File: flow/config.mk
export PLATFORM = sky130hd
export DESIGN_NAME = CPU
export DESIGN_NICKNAME = CPU
export VERILOG_FILES = /design/flow/design.v
export SDC_FILE = /design/flow/constraint.sdc
export NUM_CORES = 4
export LEC_CHECK = 0
export CAP_MARGIN = 20
export CORE_MARGIN = 2
export CORE_UTILIZATION = 69
export CTS_CLUSTER_DIAMETER = 147
export MAX_ROUTING_LAYER = met4
export PLACE_DENSITY = 0.66
export SLEW_MARGIN = 20
File: flow/run.sh
#!/bin/bash
# the make line also repeats each setting of config.mk as NAME=value (left out here)
make -C /OpenROAD-flow-scripts/flow DESIGN_CONFIG=/design/flow/config.mk WORK_HOME=/design/flow/orfs CLKGATE_MAP_FILE= finish
File: flow/design.v
	parameter cmp = 5'b11000;
	parameter load_r = 5'b11001;
	parameter store_r = 5'b11010;
	parameter br = 5'b11011;
	parameter cmpi = 5'b11100;
	parameter load = 5'b11101;
	parameter store = 5'b11110;
	parameter load_i = 5'b11111;
	parameter b = 5'b10000;
	parameter beq = 5'b10001;
	parameter bne = 5'b10010;
	parameter bhe = 5'b10011;
	parameter bst = 5'b10100;
	parameter bleq = 5'b10101;
	parameter blne = 5'b10110;
	parameter bl = 5'b10111;
	parameter WORD_SIZE = 16, ALU_OP_SIZE = 3, REG_ADDR_SIZE = 3;
module mux2(out, select, in0, in1, in2, in3);
	parameter WORD_SIZE = 16;
	output reg [WORD_SIZE-1:0] out;
	input [WORD_SIZE-1:0] in0, in1, in2, in3;
	input [1:0] select;
	always@* begin
		case(select)
			2'b00: out = in0;
			2'b01: out = in1;
			2'b10: out = in2;
			2'b11: out = in3;
		endcase
	end
endmodule
module ALU(out, flags, op, in_a, in_b);
	parameter WORD_SIZE = 16, OP_SIZE = 3;
	output reg[WORD_SIZE-1:0] out;
	output[WORD_SIZE-1:0] flags;
	input[OP_SIZE-1:0] op;
	input[WORD_SIZE-1:0] in_a;
	input[WORD_SIZE-1:0] in_b;
	always@(op,in_a,in_b) begin
		case(op)
			1'b0: out = in_a + in_b;
			1'b1: out = in_a - in_b;
			2'b10: out = ~in_a;
			2'b11: out = in_a & in_b;
			3'b100: out = in_a | in_b;
			3'b101: out = in_a ^ in_b;
			3'b110: out = in_a * in_b;
			3'b111: out = in_a >> in_b;
		endcase
	end
	assign flags[WORD_SIZE-1:3] = 0;
	assign flags[0] = (in_a == in_b);
	assign flags[1] = (in_a >= in_b);
	assign flags[2] = (out == 0);
endmodule
module register_file(reg_buff1, reg_buff2, write, addr1, addr2, addr_in,
							data_in, clk, write_buff1, write_buff2);
	parameter WORD_SIZE = 16, REG_NUM = 8;
	output reg [WORD_SIZE-1:0] reg_buff1,reg_buff2;
	input write, clk, write_buff1, write_buff2;
	input [2:0] addr1, addr2, addr_in;
	input [WORD_SIZE-1:0] data_in;
	reg [WORD_SIZE-1:0] reg_file[REG_NUM-1:0];
	always@(posedge clk) begin
		if(write_buff1)
			reg_buff1 <= reg_file[addr1];
		if(write_buff2)
			reg_buff2 <= reg_file[addr2];
	end
	always@(posedge clk) begin
		if(write) reg_file[addr_in] <= data_in;
	end
endmodule
module ir_decode(instruction_reg, reg_addr2, reg_addr1, reg_addr_in,
					  imm1, imm2, imm3, alu_op, opcode);
	parameter cmp = 5'b11000;
	parameter load_r = 5'b11001;
	parameter store_r = 5'b11010;
	parameter br = 5'b11011;
	parameter cmpi = 5'b11100;
	parameter load = 5'b11101;
	parameter store = 5'b11110;
	parameter load_i = 5'b11111;
	parameter b = 5'b10000;
	parameter beq = 5'b10001;
	parameter bne = 5'b10010;
	parameter bhe = 5'b10011;
	parameter bst = 5'b10100;
	parameter bleq = 5'b10101;
	parameter blne = 5'b10110;
	parameter bl = 5'b10111;
	parameter WORD_SIZE = 16, ALU_OP_SIZE = 3, REG_ADDR_SIZE = 3;
	input [WORD_SIZE-1:0] instruction_reg;
	output [REG_ADDR_SIZE-1:0] reg_addr1, reg_addr_in;
	output reg [REG_ADDR_SIZE-1:0] reg_addr2;
	output [10:0] imm1;
	output [7:0] imm2;
	output [4:0] imm3;
	output [ALU_OP_SIZE-1:0] alu_op;
	output [4:0] opcode;
	wire [REG_ADDR_SIZE-1:0] rc, rb, ra;
	assign ra = instruction_reg[2:0];
	assign rb = instruction_reg[5:3];
	assign rc = instruction_reg[8:6];
	assign imm1 = instruction_reg[10:0];
	assign imm2 = instruction_reg[10:3];
	assign imm3 = instruction_reg[10:6];
	assign opcode = instruction_reg[15:11];
	assign alu_op = (opcode == load_r || opcode == store_r) ? 3'b000 : opcode[2:0];
	parameter lr = 3'b111;
	assign reg_addr1 = (opcode == br || opcode == store || opcode == cmp || opcode == cmpi) ? ra : rb;
	always@(*) begin
		if(opcode == store_r) reg_addr2 = ra;
		else if(opcode == cmp) reg_addr2 = rb;
		else reg_addr2 = rc;
	end
	assign reg_addr_in = (opcode == bl) ? lr : ra;
endmodule
module control_unit(clk, reset, ALU_in2_mux, mem_out_mux, PC_mux, memory_addr_mux, data_in_mux,
						  reg_buff1_write, reg_buff2_write, status_reg_write, ALU_out_write,
						  reg_write, PC_write, IR_write, memory_write, opcode, status_reg);
	parameter cmp = 5'b11000;
	parameter load_r = 5'b11001;
	parameter store_r = 5'b11010;
	parameter br = 5'b11011;
	parameter cmpi = 5'b11100;
	parameter load = 5'b11101;
	parameter store = 5'b11110;
	parameter load_i = 5'b11111;
	parameter b = 5'b10000;
	parameter beq = 5'b10001;
	parameter bne = 5'b10010;
	parameter bhe = 5'b10011;
	parameter bst = 5'b10100;
	parameter bleq = 5'b10101;
	parameter blne = 5'b10110;
	parameter bl = 5'b10111;
	parameter WORD_SIZE = 16, ALU_OP_SIZE = 3, REG_ADDR_SIZE = 3;
	input clk, reset;
	input [4:0] opcode;
	input [WORD_SIZE-1:0] status_reg;
	output reg mem_out_mux;
	output reg [1:0] ALU_in2_mux, PC_mux, memory_addr_mux, data_in_mux;
	output reg reg_buff1_write, reg_buff2_write, status_reg_write, ALU_out_write;
	output reg reg_write, PC_write, IR_write, memory_write;
	parameter fetch = 0, decode = 1, execute = 2, memory_access = 3, write_back = 4, reset_st = 5;
	reg [2:0] stage;
	always @(*) begin
		disable_write_signals;
		zero_muxes;
		case(stage)
			fetch: begin
				memory_addr_mux = 0;
				IR_write = 1;
				PC_mux = 0;
				PC_write = 1;
			end
			decode: begin
				reg_buff1_write = (alu_op(opcode) || inst_type(opcode) == 2 ||
										 opcode == store ||  opcode == store_r ||
										 opcode == load_r || cmp_op(opcode));
				reg_buff2_write = (inst_type(opcode) == 1 || opcode == cmp ||
										 opcode == store_r || opcode == cmp);
			end
			execute: begin
				if((inst_type(opcode) == 1 || opcode == cmp)) ALU_in2_mux = 0;
				else if(opcode == cmpi) ALU_in2_mux = 2;
				else ALU_in2_mux = 1;
				ALU_out_write = 1;
				if(opcode != load_r && opcode != store_r) status_reg_write = 1;
			end
			memory_access: begin
				if(opcode == load || opcode == load_r) begin
					if(opcode == load) memory_addr_mux = 2;
					else memory_addr_mux = 3;
					data_in_mux = 1;
					reg_write = 1;
				end
				if(opcode == store || opcode == store_r) begin
					if(opcode == store) memory_addr_mux = 2;
					else memory_addr_mux = 3;
					mem_out_mux = (opcode == store);
					memory_write = 1;
				end
			end
			write_back: begin
				if(write_reg_file(opcode)) begin
					if(opcode == load_i) data_in_mux = 2;
					else if(opcode == bl) data_in_mux = 3;
					else if(alu_op(opcode)) data_in_mux = 0;
					reg_write = 1;
				end
				if(inst_type(opcode) == 4 || opcode == br) begin
					if(opcode == br) PC_mux = 2;
					else PC_mux = 1;
					PC_write = 1;
				end
			end
			reset_st: begin
				PC_mux = 3;
				PC_write = 1;
			end
		endcase
	end
	always @(posedge clk or posedge reset) begin
		if(reset) begin
			stage <= reset_st;
		end else
		case(stage)
			fetch: stage <= decode;
			decode:
				if(opcode == load_i || opcode == br || (inst_type(opcode) == 4 &&	
						~cancel_branch(opcode, status_reg[1:0])))
					stage <= write_back;
				else if(cancel_branch(opcode, status_reg[1:0]))
					stage <= fetch;
				else if(opcode == load || opcode == store)
					stage <= memory_access;
				else
					stage <= execute;
			execute:
				if(cmp_op(opcode))
					stage <= fetch;
				else if(opcode == load_r || opcode == store_r)
					stage <= memory_access;
				else
					stage <= write_back;
			memory_access: stage <= fetch;
			write_back: stage <= fetch;
			reset_st: stage <= fetch;
		endcase
	end
	task disable_write_signals;
		{reg_buff1_write, reg_buff2_write, status_reg_write, ALU_out_write, 
			reg_write, PC_write, IR_write, memory_write} = 0;
	endtask
	task zero_muxes;
		{ALU_in2_mux, mem_out_mux, PC_mux, memory_addr_mux, data_in_mux} = 0;
	endtask
	function [2:0] inst_type;
		input [4:0] op;
		if(op[4:3] == 2'b00) inst_type = 1;
		else if(op[4:2] == 3'b110 || op[4:3] == 2'b01) inst_type = 2;
		else if(op[4:2] == 3'b111) inst_type = 3;
		else if(op[4:3] == 2'b10) inst_type = 4;
		else inst_type = 0;
	endfunction
	function alu_op;
		input [4:0] op;
		alu_op = ~op[4];
	endfunction
	function write_reg_file;
		input [4:0] op;
		write_reg_file = (op == load_i || op == bl || alu_op(op));
	endfunction
	function cancel_branch;
		input [4:0] op;
		input [1:0] cond;
		cancel_branch = (((op == beq) && ~cond[0]) || ((op == bne) && cond[0])
							||((op == bleq) && ~cond[0]) || ((op == blne) && cond[0])
							||((op == bhe) && ~cond[1]) || ((op == bst) && cond[1]));
	endfunction
	function cmp_op;
		input [4:0] op;
		cmp_op = (op == cmp || op == cmpi);
	endfunction
	function load_op;
		input [4:0] op;
		load_op = (op == load || op == load_r);
	endfunction
	function store_op;
		input [4:0] op;
		store_op = (op == store || op == store_r);
	endfunction
endmodule
module datapath(clk, ALU_in2_mux, mem_out_mux, PC_mux, memory_addr_mux, data_in_mux,
					 reg_buff1_write, reg_buff2_write, status_reg_write, ALU_out_write,
					 reg_write, PC_write, IR_write,
					 memory_in, memory_addr, memory_out,
					 opcode, status_reg);
	parameter WORD_SIZE = 16, ALU_OP_SIZE = 3, REG_ADDR_SIZE = 3;
	input clk;
	input mem_out_mux;
	input [1:0] ALU_in2_mux, PC_mux, memory_addr_mux, data_in_mux;
	input reg_buff1_write, reg_buff2_write, status_reg_write, ALU_out_write;
	input reg_write, PC_write, IR_write;
	input [WORD_SIZE-1:0] memory_in;
	output [WORD_SIZE-1:0] memory_addr, memory_out;
	output [4:0] opcode;
	output reg [WORD_SIZE-1:0] status_reg;
	reg [WORD_SIZE-1:0] ALU_out_buff, PC, inst_reg;
	wire [WORD_SIZE-1:0] ALU_out, ALU_flags, ALU_in2, PC_in_wire;
	wire [WORD_SIZE-1:0] reg_buff1, reg_buff2, data_in;
	wire [REG_ADDR_SIZE-1:0] reg_addr1, reg_addr2, reg_addr_in;
	wire [ALU_OP_SIZE-1:0] ALU_op;
	wire [10:0] imm1;
	wire [7:0] imm2;
	wire [4:0] imm3;
	mux2 reg_file_mux(data_in, data_in_mux, ALU_out_buff, memory_in, imm2, PC);
	register_file registers(reg_buff1, reg_buff2, reg_write, reg_addr1, reg_addr2,
									reg_addr_in, data_in, clk, reg_buff1_write, reg_buff2_write);
	ALU alu(ALU_out, ALU_flags, ALU_op, reg_buff1, ALU_in2);
	mux2 ALU_mux(ALU_in2, ALU_in2_mux, reg_buff2, imm3, imm2, 0);
	always@(posedge clk) if(ALU_out_write) ALU_out_buff <= ALU_out;
	always@(posedge clk) if(status_reg_write) status_reg <= ALU_flags;
	ir_decode ir_decode(inst_reg, reg_addr2, reg_addr1, reg_addr_in,
				 imm1, imm2, imm3, ALU_op, opcode);
	always@(posedge clk) if(IR_write) inst_reg <= memory_in;
	mux2 PC_mux2(PC_in_wire, PC_mux, PC+1, imm1, reg_buff1, 0);
	always@(posedge clk) if(PC_write) PC <= PC_in_wire;
	mux2 Memory_mux2(memory_addr, memory_addr_mux, PC, reg_buff1, imm2, ALU_out_buff);
	assign memory_out = (mem_out_mux) ? reg_buff1 : reg_buff2;
endmodule
module CPU(clk, reset, memory_in, memory_addr, memory_out, memory_write);
	parameter WORD_SIZE = 16, ALU_OP_SIZE = 3, REG_ADDR_SIZE = 3;
	input clk, reset;
	input [WORD_SIZE-1:0] memory_in;
	output [WORD_SIZE-1:0] memory_addr, memory_out;
	output memory_write;
	wire mem_out_mux;
	wire [1:0] ALU_in2_mux, PC_mux, memory_addr_mux, data_in_mux;
	wire reg_buff1_write, reg_buff2_write, status_reg_write, ALU_out_write;
	wire reg_write, PC_write, IR_write;
	wire [4:0] opcode;
	wire [WORD_SIZE-1:0] status_reg;
	control_unit control_unit(clk, reset, ALU_in2_mux, mem_out_mux, PC_mux, memory_addr_mux, data_in_mux,
					 reg_buff1_write, reg_buff2_write, status_reg_write, ALU_out_write,
					 reg_write, PC_write, IR_write, memory_write, opcode, status_reg);
	datapath datapath(clk, ALU_in2_mux, mem_out_mux, PC_mux, memory_addr_mux, data_in_mux,
				reg_buff1_write, reg_buff2_write, status_reg_write, ALU_out_write,
				reg_write, PC_write, IR_write,
				memory_in, memory_addr, memory_out,
				opcode, status_reg);
endmodule
File: flow/constraint.sdc
create_clock -name core_clock -period 5.8 [get_ports {clk}]
set_input_delay 1.1600 -clock core_clock [delete_from_list [all_inputs] [get_ports {clk}]]
set_output_delay 1.1600 -clock core_clock [all_outputs]
set_load 0.01 [all_outputs]
==> results_slide.txt, run 1 <==
Synthesis and Place & Route Summary

Status
  • Outcome: finished with violations
  • Layout violations: negative setup slack

Die
  • Die area: 0.0264 mm^2
  • Initial Utilization: 0.707
  • IO Count: 51
  • Chip width: 162 um
  • Chip height: 162 um
  • Cell row count: 57
  • Core area: 0.0245 mm^2

Synthesis
  • Compound-Gate Fraction of Synth Area: 0.114
  • FF+latch count, synth: 216
  • Synth Net Count: 1818
  • Syn Std Cell Area: 0.0173 mm^2
  • Logic family by area: adder cells
  • Synthesis area per yosys: 0.0173 mm^2
  • Top cells, area: edfxtp_1 (36%), fa_1 (9.4%), mux4_2 (8.3%)
  • Flip-flops with a built-in enable: 210
  • Synthesized instance count: 1617
  • Ys async rst share: 0.0278
  • Fa+ha+maj area frac: 0.168
  • Main flop type after synthesis: edfxtp_1
  • Seq share, synth: 0.373
  • Yosys simple share: 0.115
  • XORs/XNORs by Area: 0.0347
  • Synth warnings: 14
  • MUX share of area: 0.136
  • Cells in synth_stat.txt: 1617
  • Synth cell count leaders: edfxtp_1 (210), nand2_1 (169), inv_1 (164)
  • Avg Cell Area, Syn: 10.7 um^2
  • Unique masters post-synth: 73
  • Top-count cell post-synth: edfxtp_1
  • Synth area leader: edfxtp_1
  • Top-area cell share: 0.364

Clock network
  • Cts hold-fix bufs: 0
  • # clock sinks: 216
  • TritonCTS clock tree: built
  • CTS clk-pin slew, worst paths: 70 ps
  • Clock Tree Buf Depth: 3
  • Clock Latency Late Sink: 540 ps
  • H-Tree Depth: 1
  • Root Buffer: clkbuf_16
  • CTS Buf Count: 21

Placement
  • RD Place Congestion: 1.06
  • Port bufs: 50
  • HPWL after DPL: 44900 um

Worst hold path
  • Worst hold start: control_unit.stage[5]$_DFF_PP0_
  • Hold worst-path end: control_unit.stage[1]$_DFF_PP0_
  • Worst Hold Path Cells: 2
  • Tightest Hold Check Type: reg -> reg

Worst setup path
  • Family with the most delay on the worst path: adder cells
  • CP Class: reg -> reg
  • Worst-case reg-to-reg path depth: 24
  • Worst setup endpoint: datapath.ALU_out_buff[15]$_DFFE_PP_
  • Reg2reg end: datapath.ALU_out_buff[15]$_DFFE_PP_
  • Register-to-register setup slack: -1010 ps
  • Critical Path Start Type: flip-flop
  • WP buf/inv: 5
  • Max stage delay on crit path: 520 ps
  • Worst r2r src: datapath.inst_reg[15]$_DFFE_PP_
  • Cell Chain, Critical Path: buf_6, and4bb_2, or3_4, o221a_4, buf_4, buf_4, nand2_1, fa_1, fa_1, inv_1, fa_1, fa_1, inv_1, fa_1, fa_2, xnor2_2, xnor2_1, xnor2_1, xnor2_1, xnor2_1, xnor2_1, xnor2_1, xnor3_1, a221o_1
  • CP Capture Type: flip-flop
  • Critical path depth in cells: 24
  • Crit path from: datapath.inst_reg[15]$_DFFE_PP_
  • Arrival time at the worst endpoint: 7100 ps
  • CP max stage cell: fa_1
  • Most frequent CP cell: xnor2_1
  • Crit path max fanout: 5
  • CP required: 6080 ps

Global routing
  • Largest net degree at the start of global routing: 35
  • First-pass GRT wire length: 104000 um
  • Grt total ovfl: 0
  • Gr usage total: 0.567
  • Initial antenna violation count: 9
  • Vias in the first global route: 16191

STA
  • Min Tclk post-route: 6810 ps
  • Slew Limit Headroom: 0.196
  • Fin crit share: 1.17
  • Final worst slack: -1010 ps
  • Setup Skew: 37.0 ps
  • FMAX: 147 MHz
  • Final slew viol count: 0
  • Fin Hold WS: 536 ps
  • Worst slew pin tran: 1200 ps
  • RSZ-0062 raised after global routing: yes
  • Hold Fails Final Rpt: 0
  • Final setup violation count: 9

Final layout
  • Nets: 1994
  • Area growth from synthesis to layout: 20.3%
  • Fin util: 0.851
  • Logic cell area: 0.0105 mm^2
  • Reg area: 0.00646 mm^2
  • Filler cells: 1155

Run
  • MaxCap Viol Count: 0
  • Count of tool warnings: 70

Detailed routing
  • Routed Antenna Nets: 0
  • DR WL/cell: 33.5 um
  • Router iterations before antenna repair: 14
  • DRT iter0 DRCs: 3455
  • DRC viols: 0
  • WL met1: 20700 um
  • Routed vias/inst: 7.58
  • Vias: 16235
  • DR WL met2: 30300 um
  • Uppermost layer routed: met4
  • Met3 wire len: 11600 um
  • Post-Route WL: 71800 um
==> final cells by class <==
class / instances / share of cell area
inverters: 171 / 0.0313
clock buffers: 22 / 0.0254
diodes: 11 / 0.00132
multi-input cells: 1139 / 0.505
well taps: 324 / 0.0195
repair buffers: 244 / 0.0976
clock inverters: 15 / 0.00926
flip-flops and latches: 216 / 0.310
==> per-layer routing <==
layer / GRT usage / vias to the layer above
met4: 0.480 / 0
met1: 0.601 / 7458
met3: 0.246 / 791
met2: 0.814 / 1834
met5: - / -
li1: - / 6152
==> per-stage QoR <==
step	setup WS, ps	TNS [ps]	instance area, um^2	std cells
global route	-1150	-6480	20800	2142
detailed placement	-864	-5400	19500	2079
global placement	-709	-4090	19500	2079
CTS	-770	-3750	20700	2131
finish	-1010	-5720	20800	2142
floorplan	-738	-2110	17600	1617
==> what timing repair did <==
action	4_1_cts	5_1_grt
pin swaps	58	12
gates cloned	0	0
setup endpoints to repair	9	10
resized	91	14
setup buffers	17	0
==> run 2: changes to the inputs <==
ABC_AREA = 1   (was not set)
CAP_MARGIN = 35   (was 20)
CELL_PAD_IN_SITES_DETAIL_PLACEMENT = 1   (was not set)
CORE_ASPECT_RATIO = 0.75   (was not set)
CORE_UTILIZATION = 40   (was 69)
CTS_CLUSTER_DIAMETER = 92   (was 147)
MIN_ROUTING_LAYER = met2   (was not set)
PLACE_DENSITY = not set   (was 0.66)
SLEW_MARGIN = 40   (was 20)
clock period = 9.44 ns   (was 5.8 ns; I/O delays follow)
==> run 2 against run 1 <==
Net effect: synthesized cell count up 34%; the flow now stops in global routing (5_1_grt); die size up 76%; area after synthesis up 3.1%.
==> results_slide.txt, run 2 <==
Physical Implementation Snapshot

Synthesis
  • Cells in synth_stat.txt: 2168
  • Main flop type after synthesis: edfxtp_1
  • Synthesized instance count: 2168
  • Flip-flops with a built-in enable: 210
  • Top-count cell post-synth: nand2_1
  • Synth Net Count: 2369
  • Synth warnings: 14
  • XORs/XNORs by Area: 0.0108
  • Synth area leader: edfxtp_1
  • Synthesis area per yosys: 0.0178 mm^2
  • Yosys simple share: 0.186
  • Unique masters post-synth: 64
  • Synth cell count leaders: nand2_1 (404), inv_1 (345), edfxtp_1 (210)
  • MUX share of area: 0
  • Seq share, synth: 0.362
  • Fa+ha+maj area frac: 0.162
  • Avg Cell Area, Syn: 8.23 um^2
  • Syn Std Cell Area: 0.0178 mm^2
  • FF+latch count, synth: 216
  • Logic family by area: simple AND/OR/NAND/NOR gates
  • Top cells, area: edfxtp_1 (35%), fa_1 (9.1%), nand2_1 (8.5%)
  • Ys async rst share: 0.0278
  • Top-area cell share: 0.354
  • Compound-Gate Fraction of Synth Area: 0.176

Clock network
  • Clock Tree Buf Depth: 3
  • Cts repair resizes: 0
  • Root Buffer: clkbuf_16
  • H-Tree Depth: 1
  • # clock sinks: 216
  • Setup Buffers After CTS: 0
  • CTS Buf Count: 22
  • Cts hold-fix bufs: 0

Die
  • Chip height: 187 um
  • Initial Utilization: 0.408
  • Core area: 0.0437 mm^2
  • Die area: 0.0463 mm^2
  • Chip width: 248 um
  • IO Count: 51
  • Cell row count: 66

Global routing
  • Grt total ovfl: 36
  • Gr usage total: 0.615

Status
  • Outcome: stopped before the end
  • Stop Error: [ERROR GRT-0116] Global routing finished with congestion. Check the congestion regions in the DRC Viewer.
  • Failing step: global routing (5_1_grt)

Placement
  • RD Place Congestion: 1.10
  • HPWL after DPL: 57600 um
  • Placed cell areas: 0.0190 mm^2
  • Port bufs: 50
  • Dpl ws: 1850 ps
run 2: per-layer routing:
metal,overflow,track usage
met1,-,-
met2,0,0.651
met3,35,0.784
met4,1,0.264
met5,-,-
run 2: metrics by stage:
| step | cells | utilization | hold WS [ps] |
|---|---|---|---|
| after floorplan | 2168 | - | 458 |
| after global placement | 2742 | 0.434 | 543 |
| after detailed placement | 2745 | 0.436 | 523 |
| after CTS | 2785 | 0.453 | 542 |
==> run 3: changes to the inputs <==
ABC_AREA = not set   (was 1)
CAP_MARGIN = 20   (was 35)
CELL_PAD_IN_SITES_DETAIL_PLACEMENT = not set   (was 1)
CELL_PAD_IN_SITES_GLOBAL_PLACEMENT = 0   (was not set)
CORE_ASPECT_RATIO = not set   (was 0.75)
CORE_UTILIZATION = 63   (was 40)
CTS_CLUSTER_DIAMETER = not set   (was 92)
GPL_TIMING_DRIVEN = 1   (was not set)
MAX_ROUTING_LAYER = not set   (was met4)
MIN_ROUTING_LAYER = not set   (was met2)
SETUP_SLACK_MARGIN = 0.47   (was not set)
SLEW_MARGIN = 20   (was 40)
TNS_END_PERCENT = 35   (was not set)
clock period = 6.67 ns   (was 9.44 ns; I/O delays follow)
==> run 3 against run 2 <==
Net effect: the layout now fails its checks (negative setup slack); synthesized cell count fell by 25%; die size is 38% lower; area after synthesis shrank 3.0%.
==> results_slide.txt, run 3 <==
Synthesis and Place & Route Summary

Status
  • Outcome: finished with violations
  • Layout violations: negative setup slack

Final layout
  • Area growth from synthesis to layout: 14.5%
  • Post-route insts no fill: 2066
  • Fin util: 0.735
  • Filler cells: 1847
  • Nets: 1911

Worst setup path
  • Reg2reg end: datapath.ALU_out_buff[11]$_DFFE_PP_
  • Worst setup endpoint: datapath.ALU_out_buff[11]$_DFFE_PP_
  • Critical path depth in cells: 25
  • Most frequent CP cell: fa_1
  • Max stage delay on crit path: 560 ps
  • Crit path max fanout: 6
  • CP required: 7060 ps
  • WP buf/inv: 6
  • Critical Path Start Type: flip-flop
  • Crit path from: datapath.inst_reg[14]$_DFFE_PP_
  • CP max stage cell: fa_1
  • Arrival time at the worst endpoint: 7130 ps
  • Worst-case reg-to-reg path depth: 25
  • CP Class: reg -> reg
  • Register-to-register setup slack: -70 ps
  • CP Capture Type: flip-flop
  • Worst r2r src: datapath.inst_reg[14]$_DFFE_PP_
  • Family with the most delay on the worst path: adder cells

STA
  • Worst slew pin tran: 1060 ps
  • Hold Fails Final Rpt: 0
  • Final setup violation count: 1
  • Min Tclk post-route: 6740 ps
  • Final slew viol count: 0
  • RSZ-0062 raised after global routing: yes
  • TNS Setup: -67.9 ps
  • Slew Limit Headroom: 0.294
  • Setup Skew: 18.4 ps
  • Final worst slack: -67.9 ps
  • FMAX: 148 MHz
  • Fin crit share: 1.01

Synthesis
  • Synth area leader: edfxtp_1
  • XORs/XNORs by Area: 0.0347
  • Synth warnings: 14
  • Top cells, area: edfxtp_1 (36%), fa_1 (9.4%), mux4_2 (8.3%)
  • Synthesized instance count: 1617
  • Unique masters post-synth: 73
  • Syn Std Cell Area: 0.0173 mm^2
  • Yosys simple share: 0.115
  • MUX share of area: 0.136
  • Ys async rst share: 0.0278
  • Flip-flops with a built-in enable: 210
  • FF+latch count, synth: 216
  • Main flop type after synthesis: edfxtp_1
  • Synth Net Count: 1818
  • Top-area cell share: 0.364
  • Cells in synth_stat.txt: 1617
  • Synth cell count leaders: edfxtp_1 (210), nand2_1 (169), inv_1 (164)
  • Compound-Gate Fraction of Synth Area: 0.114
  • Top-count cell post-synth: edfxtp_1
  • Logic family by area: adder cells
  • Synthesis area per yosys: 0.0173 mm^2
  • Avg Cell Area, Syn: 10.7 um^2
  • Fa+ha+maj area frac: 0.168
  • Seq share, synth: 0.373

Detailed routing
  • WL met1: 20400 um
  • Met3 wire len: 6470 um
  • DR WL/cell: 29.0 um
  • Uppermost layer routed: met4
  • Post-Route WL: 60000 um
  • DRT iter0 DRCs: 1967
  • Router iterations before antenna repair: 6
  • DRC viols: 0
  • ANT cells: 0
  • Vias: 14220
  • Routed vias/inst: 6.88
  • DR WL met2: 28200 um
  • Routed Antenna Nets: 0

Placement
  • Port bufs: 50
  • HPWL after DPL: 42600 um
  • Dpl cells: 2017
  • RD Place Congestion: 1.03

Die
  • Chip width: 170 um
  • Cell row count: 60
  • Core area: 0.0270 mm^2
  • Die area: 0.0288 mm^2
  • IO Count: 51
  • Chip height: 170 um
  • Initial Utilization: 0.642

Worst hold path
  • Hold worst-path end: control_unit.stage[1]$_DFF_PP0_
  • Worst Hold Path Cells: 2
  • Tightest Hold Check Type: reg -> reg
  • Worst hold start: control_unit.stage[2]$_DFF_PP0_

Clock network
  • TritonCTS clock tree: built
  • Root Buffer: clkbuf_16
  • CTS Buf Count: 22
  • Clock Tree Buf Depth: 3
  • Clock Latency Late Sink: 520 ps
  • CTS clk-pin slew, worst paths: 70 ps
  • H-Tree Depth: 1
  • # clock sinks: 216

Global routing
  • Grt total ovfl: 0
  • Gr usage total: 0.416
  • Initial antenna violation count: 1
  • First-pass GRT wire length: 87600 um
  • Vias in the first global route: 14279
  • Largest net degree at the start of global routing: 35

Run
  • Count of tool warnings: 66
  • MaxCap Viol Count: 0
-- run 3: repair_timing --
action / CTS / global route
gates cloned: 0 / 3
setup endpoints to repair: 7 / 9
hold buffers: 0 / 0
gates resized: 10 / 26
setup buffers: 3 / 4
pin swaps: 15 / 9
-- run 3: per-stage QoR --
stage / hold WS [ps] / setup slack [ps] / instance area, um^2
after floorplan: 443 / 130 / 17500
after global placement: 498 / -57.8 / 18800
after detailed placement: 493 / -257 / 18800
after CTS: 527 / 27.9 / 19600
after global routing: 561 / -174 / 19800
final: 527 / -67.9 / 19800
-- run 3: final cells by class --
type | instances | area, um^2 | share of cell area
clock buffer | 26 | 587 | 0.0296
sequential | 216 | 6460 | 0.326
timing repair buffer | 157 | 1320 | 0.0664
clock inverter | 13 | 169 | 0.00852
inverter | 171 | 648 | 0.0327
tap | 341 | 427 | 0.0215
multi-input combinational | 1142 | 10200 | 0.515
-- run 3: layer usage --
metal	GRT usage	up-vias
met5	0	-
met4	0.266	0
met3	0.0714	306
met2	0.693	1008
met1	0.503	6939
li1	-	5967
==> run 4: changes to the inputs <==
ABC_AREA = 1   (was not set)
CAP_MARGIN = 25   (was 20)
CELL_PAD_IN_SITES_DETAIL_PLACEMENT = 2   (was not set)
CORE_ASPECT_RATIO = 1.34   (was not set)
CORE_MARGIN = 5   (was 2)
CORE_UTILIZATION = 52   (was 63)
CTS_CLUSTER_SIZE = 74   (was not set)
GPL_ROUTABILITY_DRIVEN = 1   (was not set)
HOLD_SLACK_MARGIN = 0.14   (was not set)
MIN_ROUTING_LAYER = met2   (was not set)
PLACE_DENSITY = 0.77   (was not set)
SLEW_MARGIN = 5   (was 20)
TNS_END_PERCENT = 5   (was 35)
clock period = 5.85 ns   (was 6.67 ns; I/O delays follow)
==> run 4 against run 3 <==
Net effect: the run now fails in detailed placement (3_5_place_dp); synthesized cell count grew 34%; area after synthesis grew 3.1%; die size rose by 32%.
==> results_slide.txt, run 4 <==
Physical Implementation Snapshot

Synthesis
  • Top-area cell share: 0.354
  • Synth cell count leaders: nand2_1 (404), inv_1 (345), edfxtp_1 (210)
  • Compound-Gate Fraction of Synth Area: 0.176
  • Synthesized instance count: 2168
  • Synthesis area per yosys: 0.0178 mm^2
  • Main flop type after synthesis: edfxtp_1
  • Avg Cell Area, Syn: 8.23 um^2
  • Synth area leader: edfxtp_1
  • Yosys simple share: 0.186
  • Syn Std Cell Area: 0.0178 mm^2
  • Cells in synth_stat.txt: 2168
  • Seq share, synth: 0.362
  • Unique masters post-synth: 64
  • XORs/XNORs by Area: 0.0108
  • Top cells, area: edfxtp_1 (35%), fa_1 (9.1%), nand2_1 (8.5%)
  • Synth warnings: 14
  • MUX share of area: 0
  • FF+latch count, synth: 216
  • Logic family by area: simple AND/OR/NAND/NOR gates
  • Synth Net Count: 2369
  • Fa+ha+maj area frac: 0.162
  • Top-count cell post-synth: nand2_1
  • Ys async rst share: 0.0278
  • Flip-flops with a built-in enable: 210

Die
  • Cell row count: 78
  • Initial Utilization: 0.527
  • IO Count: 51
  • Chip width: 170 um
  • Chip height: 224 um
  • Die area: 0.0381 mm^2
  • Core area: 0.0339 mm^2

Placement
  • RD Place Congestion: 1.10
  • Port bufs: 50

Status
  • Failing step: detailed placement (3_5_place_dp)
  • Stop Error: [ERROR DPL-0033] detailed placement checks failed during check placement.
  • Outcome: stopped before the end
## run 4: metrics by stage
step | setup WS, ps | std cells | setup TNS, ps
floorplan | -273 | 2168 | -884
global placement | -506 | 2743 | -2280
==> run 5: changes to the inputs <==
ABC_AREA = not set   (was 1)
CAP_MARGIN = 20   (was 25)
CELL_PAD_IN_SITES_DETAIL_PLACEMENT = not set   (was 2)
CORE_ASPECT_RATIO = not set   (was 1.34)
CORE_MARGIN = 2   (was 5)
CORE_UTILIZATION = 72   (was 52)
CTS_CLUSTER_DIAMETER = 29   (was not set)
CTS_CLUSTER_SIZE = 36   (was 74)
GPL_ROUTABILITY_DRIVEN = not set   (was 1)
HOLD_SLACK_MARGIN = not set   (was 0.14)
MIN_ROUTING_LAYER = not set   (was met2)
PLACE_DENSITY = 0.66   (was 0.77)
SLEW_MARGIN = 20   (was 5)
TNS_END_PERCENT = 35   (was 5)
clock period = 6.27 ns   (was 5.85 ns; I/O delays follow)
==> run 5 against run 4 <==
Net effect: the flow stops in global routing (5_1_grt); die size down 34%; area after synthesis fell by 3.0%; synthesized cell count is 25% lower.
==> results_slide.txt, run 5 <==
Physical Implementation Snapshot

Synthesis
  • Synth Net Count: 1818
  • Logic family by area: adder cells
  • Fa+ha+maj area frac: 0.168
  • Compound-Gate Fraction of Synth Area: 0.114
  • Top-count cell post-synth: edfxtp_1
  • Seq share, synth: 0.373
  • XORs/XNORs by Area: 0.0347
  • Syn Std Cell Area: 0.0173 mm^2
  • Top-area cell share: 0.364
  • Flip-flops with a built-in enable: 210
  • MUX share of area: 0.136
  • Synthesized instance count: 1617
  • Avg Cell Area, Syn: 10.7 um^2
  • FF+latch count, synth: 216
  • Top cells, area: edfxtp_1 (36%), fa_1 (9.4%), mux4_2 (8.3%)
  • Synthesis area per yosys: 0.0173 mm^2
  • Main flop type after synthesis: edfxtp_1
  • Synth area leader: edfxtp_1
  • Unique masters post-synth: 73
  • Ys async rst share: 0.0278
  • Yosys simple share: 0.115
  • Synth warnings: 14
  • Cells in synth_stat.txt: 1617
  • Synth cell count leaders: edfxtp_1 (210), nand2_1 (169), inv_1 (164)

Clock network
  • Clock Tree Buf Depth: 3
  • H-Tree Depth: 2
  • Root Buffer: clkbuf_16
  • CTS Buf Count: 36
  • Cts hold-fix bufs: 0
  • # clock sinks: 216

Die
  • Die area: 0.0253 mm^2
  • Chip width: 159 um
  • Initial Utilization: 0.735
  • IO Count: 51
  • Cell row count: 56
  • Chip height: 159 um
  • Core area: 0.0235 mm^2

Status
  • Outcome: stopped before the end
  • Failing step: global routing (5_1_grt)
  • Stop Error: [ERROR GRT-0116] Global routing finished with congestion. Check the congestion regions in the DRC Viewer.

Placement
  • Port bufs: 50
  • Placed cell areas: 0.0191 mm^2
  • HPWL after DPL: 50000 um
  • RD Place Congestion: 1.08

Global routing
  • Grt total ovfl: 9
  • Gr usage total: 0.748
[run 5: per-stage QoR]
stage | utilization | setup TNS (ps) | std cells | worst slack, ps
after floorplan | - | -304 | 1617 | -268
after global placement | 0.812 | -476 | 2033 | -151
after detailed placement | 0.812 | -2670 | 2033 | -573
after CTS | 0.874 | -2480 | 2104 | -634
[run 5: timing repair]
item	CTS
setup endpoints to repair	10
setup buffers	6
gates resized	43
pin swaps	10
[run 5: layer usage]
| metal | track usage | overflow |
|---|---|---|
| met3 | 0.614 | 0 |
| met5 | 0.318 | 0 |
| met2 | 0.906 | 3 |
| met1 | 0.743 | 0 |
| met4 | 0.735 | 6 |
==> run 6: changes to the inputs <==
CORE_UTILIZATION = 68   (was 72)
CTS_CLUSTER_DIAMETER = 43   (was 29)
SETUP_SLACK_MARGIN = -0.49   (was 0.47)
clock period = 5.1 ns   (was 6.27 ns; I/O delays follow)
==> run 6 against run 5 <==
Net effect: the layout now fails its checks (negative setup slack); die size grew 5.7%; synthesized cell count stayed put; area after synthesis is the same.
==> results_slide.txt, run 6 <==
Synthesis and Place & Route Summary

Status
  • Outcome: finished with violations
  • Layout violations: negative setup slack

Worst setup path
  • Critical Path Start Type: flip-flop
  • Worst setup endpoint: datapath.ALU_out_buff[15]$_DFFE_PP_
  • Max stage delay on crit path: 570 ps
  • CP Capture Type: flip-flop
  • Register-to-register setup slack: -2120 ps
  • Arrival time at the worst endpoint: 7500 ps
  • Crit path max fanout: 5
  • CP Class: reg -> reg
  • WP buf/inv: 3
  • CP required: 5380 ps
  • Family with the most delay on the worst path: adder cells
  • Reg2reg end: datapath.ALU_out_buff[15]$_DFFE_PP_
  • CP max stage cell: fa_1
  • Critical path depth in cells: 22
  • Cell Chain, Critical Path: buf_4, and4bb_4, or3_1, o221a_4, nand2_4, fa_1, fa_1, inv_2, fa_2, fa_1, inv_2, fa_1, fa_2, xnor2_2, xnor2_2, xnor2_4, xnor2_4, xnor2_2, xnor2_2, xnor2_1, xnor3_1, a221o_1
  • Crit path from: datapath.inst_reg[11]$_DFFE_PP_
  • Worst-case reg-to-reg path depth: 22
  • Worst r2r src: datapath.inst_reg[11]$_DFFE_PP_

Final layout
  • Logic cell area: 0.0104 mm^2
  • Reg area: 0.00646 mm^2
  • Fin area: 0.0209 mm^2
  • Filler cells: 1234
  • Fin util: 0.831
  • Nets: 2009
  • Area growth from synthesis to layout: 20.5%

Die
  • Chip width: 164 um
  • Chip height: 164 um
  • Cell row count: 58
  • Die area: 0.0267 mm^2
  • Initial Utilization: 0.689
  • Core area: 0.0251 mm^2
  • IO Count: 51

STA
  • RSZ-0062 raised after global routing: yes
  • Min Tclk post-route: 7220 ps
  • Fin Hold WS: 573 ps
  • Hold Fails Final Rpt: 0
  • Fin crit share: 1.41
  • Final worst slack: -2120 ps
  • FMAX: 139 MHz
  • Setup Skew: 28.0 ps
  • Final slew viol count: 0
  • TNS Setup: -15680 ps
  • Slew Limit Headroom: 0.135
  • Final setup violation count: 12
  • Worst slew pin tran: 1280 ps

Worst hold path
  • Hold worst-path end: control_unit.stage[1]$_DFF_PP0_
  • Worst hold start: control_unit.stage[5]$_DFF_PP0_
  • Worst Hold Path Cells: 2
  • Tightest Hold Check Type: reg -> reg

Detailed routing
  • Routed Antenna Nets: 0
  • Post-Route WL: 73600 um
  • DRT iter0 DRCs: 3361
  • Routed vias/inst: 7.57
  • DRC viols: 0
  • Vias: 16356
  • DR WL/cell: 34.0 um
  • Router iterations before antenna repair: 11

Synthesis
  • Synth warnings: 14
  • Top-count cell post-synth: edfxtp_1
  • Seq share, synth: 0.373
  • Logic family by area: adder cells
  • Synth area leader: edfxtp_1
  • Fa+ha+maj area frac: 0.168
  • Compound-Gate Fraction of Synth Area: 0.114
  • Cells in synth_stat.txt: 1617
  • Ys async rst share: 0.0278
  • Top cells, area: edfxtp_1 (36%), fa_1 (9.4%), mux4_2 (8.3%)
  • Top-area cell share: 0.364
  • Synth cell count leaders: edfxtp_1 (210), nand2_1 (169), inv_1 (164)
  • Syn Std Cell Area: 0.0173 mm^2
  • Flip-flops with a built-in enable: 210
  • Synth Net Count: 1818
  • XORs/XNORs by Area: 0.0347
  • Synthesis area per yosys: 0.0173 mm^2
  • Unique masters post-synth: 73
  • Yosys simple share: 0.115
  • Avg Cell Area, Syn: 10.7 um^2
  • MUX share of area: 0.136
  • Main flop type after synthesis: edfxtp_1
  • FF+latch count, synth: 216
  • Synthesized instance count: 1617

Placement
  • Dpl ws: -1760 ps
  • RD Place Congestion: 1.01
  • HPWL after DPL: 47000 um
  • Port bufs: 50
  • Placed cell areas: 0.0196 mm^2

Run
  • MaxCap Viol Count: 0
  • Count of tool warnings: 70

Clock network
  • Clock Latency Late Sink: 540 ps
  • # clock sinks: 216
  • CTS Buf Count: 23
  • TritonCTS clock tree: built
  • Cts hold-fix bufs: 0
  • Clock Tree Buf Depth: 3
  • H-Tree Depth: 1
  • CTS clk-pin slew, worst paths: 70 ps
  • Root Buffer: clkbuf_16

Global routing
  • Vias in the first global route: 16190
  • Grt total ovfl: 0
  • Gr usage total: 0.550
  • Largest net degree at the start of global routing: 35
  • First-pass GRT wire length: 105000 um
  • Initial antenna violation count: 12
[run 6: area by class of cell]
type                    count  area share
multi-input cells        1139       0.498
flip-flops and latches    216       0.310
inverters                 171      0.0310
clock inverters            18     0.00966
clock buffers              24      0.0278
diodes                      7    0.000840
repair buffers            257       0.103
well taps                 330      0.0198
[run 6: repair_timing]
item | CTS | global route
gates resized | 33 | 38
setup buffers | 9 | 5
pin swaps | 30 | 26
setup endpoints to repair | 10 | 11
[run 6: routing by layer]
| metal | GRT usage | wire length, um | vias to the layer above |
|---|---|---|---|
| li1 | - | - | 6177 |
| met1 | 0.590 | 21000 | 7485 |
| met2 | 0.825 | 31000 | 1899 |
| met3 | 0.249 | 12100 | 783 |
| met4 | 0.471 | 9170 | 12 |
| met5 | 0.0189 | 241 | - |
[run 6: through the flow]
step / instances
6_report: 2162
5_1_grt: 2159
4_1_cts: 2149
3_5_place_dp: 2099
3_3_place_gp: 2099
2_1_floorplan: 1617
==> run 7: changes to the inputs <==
CELL_PAD_IN_SITES_GLOBAL_PLACEMENT = not set   (was 0)
CTS_CLUSTER_DIAMETER = not set   (was 43)
CTS_CLUSTER_SIZE = not set   (was 36)
GPL_TIMING_DRIVEN = not set   (was 1)
MAX_ROUTING_LAYER = met4   (was not set)
PLACE_DENSITY = not set   (was 0.66)
SETUP_SLACK_MARGIN = not set   (was -0.49)
TNS_END_PERCENT = not set   (was 35)
clock period = 6.7 ns   (was 5.1 ns; I/O delays follow)
==> run 7 against run 6 <==
Net effect: the layout still fails its checks (negative setup slack); hold slack got worse by 38 ps; clock skew up 5.7 ps; global-route usage is 4.7 points lower.
==> results_slide.txt, run 7 <==
Synthesis and Place & Route Summary

Placement
  • HPWL after DPL: 43800 um
  • Dpl cells: 2020
  • RD Place Congestion: 1.09
  • Placed cell areas: 0.0188 mm^2
  • Port bufs: 50

Worst setup path
  • Family with the most delay on the worst path: adder cells
  • Critical path depth in cells: 21
  • Max stage delay on crit path: 580 ps
  • CP Capture Type: flip-flop
  • Arrival time at the worst endpoint: 7040 ps
  • Register-to-register setup slack: -80 ps
  • Crit path from: datapath.inst_reg[15]$_DFFE_PP_
  • CP Class: reg -> reg
  • CP required: 6950 ps
  • Critical Path Start Type: flip-flop
  • Worst setup endpoint: datapath.ALU_out_buff[15]$_DFFE_PP_
  • Worst r2r src: datapath.inst_reg[15]$_DFFE_PP_
  • Reg2reg end: datapath.ALU_out_buff[15]$_DFFE_PP_
  • Cell Chain, Critical Path: and3b_2, a21oi_4, o221a_4, nand2_1, fa_1, fa_1, fa_1, fa_1, inv_1, fa_1, inv_1, fa_1, inv_2, ha_4, nand3_1, nand2_2, o31ai_4, nand2b_1, a21oi_2, xnor3_1, a221o_1
  • Most frequent CP cell: fa_1
  • Worst-case reg-to-reg path depth: 21
  • WP buf/inv: 3
  • Crit path max fanout: 8
  • CP max stage cell: fa_1

Clock network
  • CTS clk-pin slew, worst paths: 70 ps
  • CTS Buf Count: 22
  • Clock Latency Late Sink: 530 ps
  • Root Buffer: clkbuf_16
  • # clock sinks: 216
  • H-Tree Depth: 1
  • Clock Tree Buf Depth: 3
  • TritonCTS clock tree: built

STA
  • Worst slew pin tran: 1090 ps
  • Slew Limit Headroom: 0.273
  • FMAX: 147 MHz
  • Min Tclk post-route: 6780 ps
  • Final slew viol count: 0
  • Final setup violation count: 2
  • RSZ-0062 raised after global routing: yes
  • Final worst slack: -81.3 ps
  • Setup Skew: 33.7 ps
  • Fin crit share: 1.01
  • TNS Setup: -110 ps
  • Hold Fails Final Rpt: 0

Synthesis
  • Seq share, synth: 0.373
  • Main flop type after synthesis: edfxtp_1
  • Top cells, area: edfxtp_1 (36%), fa_1 (9.4%), mux4_2 (8.3%)
  • XORs/XNORs by Area: 0.0347
  • Synthesized instance count: 1617
  • Syn Std Cell Area: 0.0173 mm^2
  • Synth area leader: edfxtp_1
  • Fa+ha+maj area frac: 0.168
  • Logic family by area: adder cells
  • Avg Cell Area, Syn: 10.7 um^2
  • Yosys simple share: 0.115
  • Cells in synth_stat.txt: 1617
  • Synthesis area per yosys: 0.0173 mm^2
  • Unique masters post-synth: 73
  • Flip-flops with a built-in enable: 210
  • Top-count cell post-synth: edfxtp_1
  • Ys async rst share: 0.0278
  • Synth cell count leaders: edfxtp_1 (210), nand2_1 (169), inv_1 (164)
  • FF+latch count, synth: 216
  • Compound-Gate Fraction of Synth Area: 0.114
  • Synth Net Count: 1818
  • MUX share of area: 0.136
  • Synth warnings: 14
  • Top-area cell share: 0.364

Worst hold path
  • Worst hold start: control_unit.stage[5]$_DFF_PP0_
  • Worst Hold Path Cells: 2
  • Hold worst-path end: control_unit.stage[1]$_DFF_PP0_
  • Tightest Hold Check Type: reg -> reg

Status
  • Layout violations: negative setup slack
  • Outcome: finished with violations

Global routing
  • GRT Max-Usage Layer: met2
  • Met2 usage: 0.765
  • Vias in the first global route: 15175
  • GRT met3 Usage: 0.153
  • Initial antenna violation count: 3
  • Gr usage total: 0.503
  • Met1 Use GR: 0.560
  • Grt total ovfl: 0
  • First-pass GRT wire length: 94500 um
  • Largest net degree at the start of global routing: 36

Final layout
  • Post-route insts no fill: 2077
  • Nets: 1929
  • Area growth from synthesis to layout: 15.0%
  • Fin util: 0.792
  • Fin area: 0.0199 mm^2

Detailed routing
  • DRT iter0 DRCs: 2239
  • Vias: 15194
  • Post-Route WL: 65500 um
  • DR WL/cell: 31.6 um
  • Routed Antenna Nets: 0
  • Routed vias/inst: 7.32
  • Router iterations before antenna repair: 7
  • DRC viols: 0

Die
  • Die area: 0.0267 mm^2
  • Cell row count: 58
  • IO Count: 51
  • Initial Utilization: 0.689
  • Chip width: 164 um
  • Chip height: 164 um
  • Core area: 0.0251 mm^2

Run
  • Count of tool warnings: 66
  • MaxCap Viol Count: 0
run 7: area by class of cell:
type                            count  area [um^2]
Clock buffer                       27          591
Fill cell                        1445         5210
Sequential cell                   216         6460
Multi-Input combinational cell   1139        10200
Tap cell                          330          413
Antenna cell                        3         7.51
Clock inverter                     13          130
Timing Repair Buffer              178         1480
Inverter                          171          649
run 7: repair_timing:
item                                    CTS  global route
endpoints found under the hold margin     0             0
buffers inserted                          9             5
pin swaps                                11            16
endpoints found under the setup margin    3             5
hold buffers                              0             0
gates resized                            19            29
run 7: layer usage:
layer / wire length, um / vias to the layer above / share of wire
met3: 9300 / 552 / 0.14
met1: 20400 / 7150 / 0.31
li1: - / 6004 / -
met2: 29100 / 1488 / 0.44
met4: 6770 / 0 / 0.10
met5: 0 / - / 0
run 7: stage by stage:
| stage | hold slack, ps | setup slack, ps |
|---|---|---|
| detailed placement | 487 | -113 |
| finish | 535 | -81.3 |
| CTS | 520 | -18.1 |
| floorplan | 443 | 1.31 |
| global route | 580 | -211 |
| global placement | 493 | 23.2 |
==> run 8: changes to the inputs <==
ABC_AREA = 1   (was not set)
CELL_PAD_IN_SITES_DETAIL_PLACEMENT = 0   (was not set)
CORE_ASPECT_RATIO = 0.75   (was not set)
CORE_UTILIZATION = 40   (was 68)
CTS_CLUSTER_DIAMETER = 138   (was not set)
MIN_ROUTING_LAYER = met2   (was not set)
clock period = 10.0 ns   (was 6.7 ns; I/O delays follow)
==> run 8 against run 7 <==
Net effect: the flow now stops in global routing (5_1_grt); die size is 73% higher; area after synthesis is 3.1% higher; synthesized cell count is 34% higher.
==> results_slide.txt, run 8 <==
Physical Implementation Snapshot

Synthesis
  • Main flop type after synthesis: edfxtp_1
  • Unique masters post-synth: 64
  • MUX share of area: 0
  • Avg Cell Area, Syn: 8.23 um^2
  • Logic family by area: simple AND/OR/NAND/NOR gates
  • Synthesized instance count: 2168
  • Fa+ha+maj area frac: 0.162
  • Flip-flops with a built-in enable: 210
  • FF+latch count, synth: 216
  • Seq share, synth: 0.362
  • Cells in synth_stat.txt: 2168
  • Syn Std Cell Area: 0.0178 mm^2
  • Synth Net Count: 2369
  • Compound-Gate Fraction of Synth Area: 0.176
  • Synthesis area per yosys: 0.0178 mm^2
  • Synth warnings: 14
  • Ys async rst share: 0.0278
  • XORs/XNORs by Area: 0.0108
  • Top cells, area: edfxtp_1 (35%), fa_1 (9.1%), nand2_1 (8.5%)
  • Yosys simple share: 0.186
  • Top-count cell post-synth: nand2_1
  • Synth cell count leaders: nand2_1 (404), inv_1 (345), edfxtp_1 (210)
  • Top-area cell share: 0.354
  • Synth area leader: edfxtp_1

Clock network
  • CTS Buf Count: 22
  • Cts hold-fix bufs: 0
  • Clock Tree Buf Depth: 3
  • H-Tree Depth: 1
  • # clock sinks: 216
  • Root Buffer: clkbuf_16
  • Cts repair resizes: 0
  • Setup Buffers After CTS: 0

Status
  • Stop Error: [ERROR GRT-0116] Global routing finished with congestion. Check the congestion regions in the DRC Viewer.
  • Outcome: stopped before the end
  • Failing step: global routing (5_1_grt)

Placement
  • HPWL after DPL: 53700 um
  • Placed cell areas: 0.0190 mm^2
  • RD Place Congestion: 1.04
  • Port bufs: 50

Die
  • Initial Utilization: 0.408
  • Core area: 0.0437 mm^2
  • Die area: 0.0463 mm^2
  • Chip height: 187 um
  • IO Count: 51
  • Cell row count: 66
  • Chip width: 248 um

Global routing
  • Grt total ovfl: 35
  • Gr usage total: 0.575
[run 8: metal layers]
layer	GRT overflow	GRT usage
met5	-	-
met1	-	-
met3	34	0.780
met4	0	0.199
met2	1	0.597
[run 8: metrics by stage]
stage          instances  setup WS [ps]  hold WS, ps
2_1_floorplan       2168           3010          458
4_1_cts             2781           2070          522
3_5_place_dp        2741           2110          507
3_3_place_gp        2741           2270          519
==> run 9: changes to the inputs <==
ABC_AREA = not set   (was 1)
CELL_PAD_IN_SITES_DETAIL_PLACEMENT = not set   (was 0)
CORE_ASPECT_RATIO = not set   (was 0.75)
CORE_UTILIZATION = 58   (was 40)
CTS_CLUSTER_DIAMETER = not set   (was 138)
MAX_ROUTING_LAYER = not set   (was met4)
MIN_ROUTING_LAYER = not set   (was met2)
clock period = 4.73 ns   (was 10.0 ns; I/O delays follow)
==> run 9 against run 8 <==
Net effect: now fails the layout checks on negative setup slack; die size fell by 33%; synthesized cell count fell by 25%; area after synthesis fell by 3.0%.
==> results_slide.txt, run 9 <==
Synthesis and Place & Route Summary

Worst setup path
  • Family with the most delay on the worst path: adder cells
  • CP Capture Type: flip-flop
  • Reg2reg end: datapath.ALU_out_buff[13]$_DFFE_PP_
  • CP required: 5100 ps
  • Crit path from: datapath.inst_reg[11]$_DFFE_PP_
  • Critical path depth in cells: 25
  • Worst r2r src: datapath.inst_reg[11]$_DFFE_PP_
  • CP Class: reg -> reg
  • Most frequent CP cell: fa_1
  • WP buf/inv: 7
  • Arrival time at the worst endpoint: 6950 ps
  • CP max stage cell: fa_1
  • Worst-case reg-to-reg path depth: 25
  • Crit path max fanout: 6
  • Max stage delay on crit path: 550 ps
  • Critical Path Start Type: flip-flop
  • Register-to-register setup slack: -1850 ps
  • Worst setup endpoint: datapath.ALU_out_buff[13]$_DFFE_PP_

Detailed routing
  • DR WL/cell: 26.8 um
  • Post-Route WL: 59600 um
  • DRT iter0 DRCs: 1672
  • DRC viols: 0
  • Vias: 14182
  • Routed Antenna Nets: 0
  • Router iterations before antenna repair: 6
  • Routed vias/inst: 6.37
  • ANT cells: 0

Synthesis
  • Yosys simple share: 0.115
  • Top-count cell post-synth: edfxtp_1
  • Ys async rst share: 0.0278
  • XORs/XNORs by Area: 0.0347
  • Syn Std Cell Area: 0.0173 mm^2
  • Top-area cell share: 0.364
  • Logic family by area: adder cells
  • Synth cell count leaders: edfxtp_1 (210), nand2_1 (169), inv_1 (164)
  • Fa+ha+maj area frac: 0.168
  • Cells in synth_stat.txt: 1617
  • Synthesized instance count: 1617
  • MUX share of area: 0.136
  • Compound-Gate Fraction of Synth Area: 0.114
  • FF+latch count, synth: 216
  • Main flop type after synthesis: edfxtp_1
  • Avg Cell Area, Syn: 10.7 um^2
  • Synth Net Count: 1818
  • Unique masters post-synth: 73
  • Synthesis area per yosys: 0.0173 mm^2
  • Synth area leader: edfxtp_1
  • Flip-flops with a built-in enable: 210
  • Seq share, synth: 0.373
  • Top cells, area: edfxtp_1 (36%), fa_1 (9.4%), mux4_2 (8.3%)
  • Synth warnings: 14

Status
  • Outcome: finished with violations
  • Layout violations: negative setup slack

STA
  • Setup Skew: 40.8 ps
  • Hold Fails Final Rpt: 0
  • RSZ-0062 raised after global routing: yes
  • Final slew viol count: 0
  • Final worst slack: -1850 ps
  • Slew Limit Headroom: 0.276
  • Min Tclk post-route: 6580 ps
  • FMAX: 152 MHz
  • TNS Setup: -15580 ps
  • Fin crit share: 1.39
  • Worst slew pin tran: 1080 ps
  • Final setup violation count: 12

Placement
  • Port bufs: 50
  • Placed cell areas: 0.0199 mm^2
  • Dpl ws: -2010 ps
  • Dpl cells: 2171
  • HPWL after DPL: 44500 um
  • RD Place Congestion: 0.973

Global routing
  • Gr usage total: 0.388
  • First-pass GRT wire length: 89000 um
  • Initial antenna violation count: 0
  • Vias in the first global route: 14550
  • Grt total ovfl: 0
  • Largest net degree at the start of global routing: 37

Clock network
  • Root Buffer: clkbuf_16
  • Clock Latency Late Sink: 520 ps
  • Clock Tree Buf Depth: 3
  • CTS clk-pin slew, worst paths: 80 ps
  • Cts hold-fix bufs: 0
  • TritonCTS clock tree: built
  • CTS Buf Count: 22
  • H-Tree Depth: 1
  • # clock sinks: 216

Final layout
  • Area growth from synthesis to layout: 22.5%
  • Nets: 2021
  • Fin area: 0.0212 mm^2
  • Post-route insts no fill: 2225

Die
  • Chip height: 177 um
  • Cell row count: 63
  • Chip width: 177 um
  • IO Count: 51
  • Initial Utilization: 0.587
  • Die area: 0.0312 mm^2
  • Core area: 0.0295 mm^2

Worst hold path
  • Worst Hold Path Cells: 2
  • Worst hold start: control_unit.stage[5]$_DFF_PP0_
  • Tightest Hold Check Type: reg -> reg
  • Hold worst-path end: control_unit.stage[1]$_DFF_PP0_

Run
  • Count of tool warnings: 66
  • MaxCap Viol Count: 0
-- run 9: routing by layer --
layer | vias up | GRT usage | wire [um]
li1 | 6189 | - | -
met1 | 6961 | 0.469 | 21200
met2 | 803 | 0.667 | 29400
met3 | 229 | 0.0567 | 5050
met4 | 0 | 0.218 | 3990
met5 | - | 0 | 0
-- run 9: area by class of cell --
| cell class | instances | area (um^2) |
|---|---|---|
| Clock buffer | 25 | 583 |
| Fill cell | 2139 | 8290 |
| Timing Repair Buffer | 270 | 2270 |
| Inverter | 171 | 651 |
| Sequential cell | 216 | 6460 |
| Tap cell | 390 | 488 |
| Multi-Input combinational cell | 1139 | 10600 |
| Clock inverter | 14 | 178 |
-- run 9: metrics by stage --
stage / hold WS (ps) / util
4_1_cts: 486 / 0.709
3_3_place_gp: 483 / 0.673
2_1_floorplan: 443 / -
5_1_grt: 514 / 0.719
6_report: 504 / 0.719
3_5_place_dp: 488 / 0.673
-- run 9: what timing repair did --
| item | CTS | global route |
|---|---|---|
| pin swaps | 33 | 25 |
| buffers inserted | 6 | 12 |
| gates resized | 53 | 45 |
| hold endpoints to repair | 0 | 0 |
| endpoints found under the setup margin | 12 | 12 |
==> run 10: changes to the inputs <==
ABC_AREA = 1   (was not set)
CAP_MARGIN = 10   (was 20)
CELL_PAD_IN_SITES_DETAIL_PLACEMENT = 2   (was not set)
CELL_PAD_IN_SITES_GLOBAL_PLACEMENT = 3   (was not set)
CORE_ASPECT_RATIO = 1.37   (was not set)
CORE_MARGIN = 8   (was 2)
CORE_UTILIZATION = 38   (was 58)
CTS_CLUSTER_DIAMETER = 82   (was not set)
GPL_ROUTABILITY_DRIVEN = 0   (was not set)
HOLD_SLACK_MARGIN = -0.02   (was not set)
SETUP_SLACK_MARGIN = 1.84   (was not set)
TNS_END_PERCENT = 80   (was not set)
clock period = 10.0 ns   (was 4.73 ns; I/O delays follow)
==> run 10 against run 9 <==
Net effect: the run now finishes clean; synthesized cell count grew 34%; area after synthesis up 3.1%; clock skew shrank 23 ps; critical endpoint unchanged; largest cell class unchanged; highest routed layer unchanged.
==> results_slide.txt, run 10 <==
Synthesis and Place & Route Summary

Worst setup path
  • Register-to-register setup slack: 2400 ps
  • Crit path from: datapath.inst_reg[11]$_DFFE_PP_
  • Critical path depth in cells: 29
  • Family with the most delay on the worst path: adder cells
  • Crit path max fanout: 22
  • CP max stage cell: fa_1
  • WP buf/inv: 7
  • CP Capture Type: flip-flop
  • Worst r2r src: datapath.inst_reg[11]$_DFFE_PP_
  • CP Class: reg -> reg
  • Max stage delay on crit path: 550 ps
  • Critical Path Start Type: flip-flop
  • Reg2reg end: datapath.ALU_out_buff[13]$_DFFE_PP_
  • CP required: 10280 ps
  • Arrival time at the worst endpoint: 7880 ps
  • Most frequent CP cell: fa_1
  • Worst-case reg-to-reg path depth: 29
  • Worst setup endpoint: datapath.ALU_out_buff[13]$_DFFE_PP_

Status
  • Outcome: complete, no violations

STA
  • Worst slew pin tran: 1100 ps
  • Min Tclk post-route: 7600 ps
  • TNS Setup: 0 ps
  • Slew Limit Headroom: 0.263
  • RSZ-0062 raised after global routing: no
  • Final slew viol count: 0
  • Hold Fails Final Rpt: 0
  • FMAX: 132 MHz
  • Fin crit share: 0.760
  • Final setup violation count: 0
  • Setup Skew: 18.1 ps

Synthesis
  • Top cells, area: edfxtp_1 (35%), fa_1 (9.1%), nand2_1 (8.5%)
  • Seq share, synth: 0.362
  • Synth Net Count: 2369
  • Synthesized instance count: 2168
  • XORs/XNORs by Area: 0.0108
  • Yosys simple share: 0.186
  • Synth cell count leaders: nand2_1 (404), inv_1 (345), edfxtp_1 (210)
  • Cells in synth_stat.txt: 2168
  • Logic family by area: simple AND/OR/NAND/NOR gates
  • MUX share of area: 0
  • Ys async rst share: 0.0278
  • Main flop type after synthesis: edfxtp_1
  • Avg Cell Area, Syn: 8.23 um^2
  • Fa+ha+maj area frac: 0.162
  • FF+latch count, synth: 216
  • Unique masters post-synth: 64
  • Synth area leader: edfxtp_1
  • Syn Std Cell Area: 0.0178 mm^2
  • Synthesis area per yosys: 0.0178 mm^2
  • Top-count cell post-synth: nand2_1
  • Compound-Gate Fraction of Synth Area: 0.176
  • Synth warnings: 14
  • Top-area cell share: 0.354
  • Flip-flops with a built-in enable: 210

Die
  • IO Count: 51
  • Initial Utilization: 0.382
  • Chip height: 270 um
  • Core area: 0.0467 mm^2
  • Cell row count: 93
  • Die area: 0.0542 mm^2
  • Chip width: 201 um

Clock network
  • CTS Buf Count: 24
  • Clock Tree Buf Depth: 3
  • # clock sinks: 216
  • H-Tree Depth: 1
  • TritonCTS clock tree: built
  • CTS clk-pin slew, worst paths: 70 ps
  • Root Buffer: clkbuf_16
  • Clock Latency Late Sink: 540 ps
  • Setup Buffers After CTS: 0

Detailed routing
  • DRT iter0 DRCs: 797
  • Routed vias/inst: 5.79
  • Post-Route WL: 81500 um
  • Router iterations before antenna repair: 5
  • Vias: 16342
  • DRC viols: 0
  • ANT cells: 0
  • DR WL/cell: 28.8 um
  • Routed Antenna Nets: 0

Final layout
  • Area growth from synthesis to layout: 11.0%
  • Filler cells: 5322
  • Nets: 2393
  • Fin area: 0.0198 mm^2

Run
  • Count of tool warnings: 65
  • MaxCap Viol Count: 0

Worst hold path
  • Worst hold start: control_unit.stage[4]$_DFF_PP0_
  • Tightest Hold Check Type: reg -> reg
  • Worst Hold Path Cells: 2
  • Hold worst-path end: control_unit.stage[2]$_DFF_PP0_

Global routing
  • Gr usage total: 0.295
  • First-pass GRT wire length: 119000 um
  • Initial antenna violation count: 1
  • Vias in the first global route: 18224
  • Largest net degree at the start of global routing: 105
  • Grt total ovfl: 0

Placement
  • Port bufs: 50
  • HPWL after DPL: 62700 um
  • Placed cell areas: 0.0190 mm^2
## run 10: repair_timing
item | in CTS | in global routing
hold buffers | 0 | 0
endpoints found under the setup margin | 0 | 3
resized | 0 | 1
## run 10: routing by layer
layer / track usage / routed length [um] / vias up
met3: 0.0278 / 2470 / 196
li1: - / - / 7348
met1: 0.306 / 29700 / 8408
met2: 0.555 / 43200 / 390
met4: 0.193 / 6070 / 0
met5: 0 / 0 / -
## run 10: cell type report
class,instances,area (um^2),share of cell area
clock inverters,13,118,0.00594
repair inverters,1,5.00,0.000253
inverters,365,1390,0.0700
clock buffers,28,637,0.0322
multi-input cells,1493,9610,0.486
well taps,617,772,0.0390
flip-flops and latches,216,6460,0.326
repair buffers,91,808,0.0408
## run 10: metrics by stage
step	utilization	cells	worst slack, ps	hold slack, ps
2_1_floorplan	-	2168	3010	458
3_3_place_gp	0.408	2782	2560	530
3_5_place_dp	0.408	2782	2250	532
4_1_cts	0.424	2823	2220	545
5_1_grt	0.424	2824	1980	578
6_report	0.424	2824	2400	549
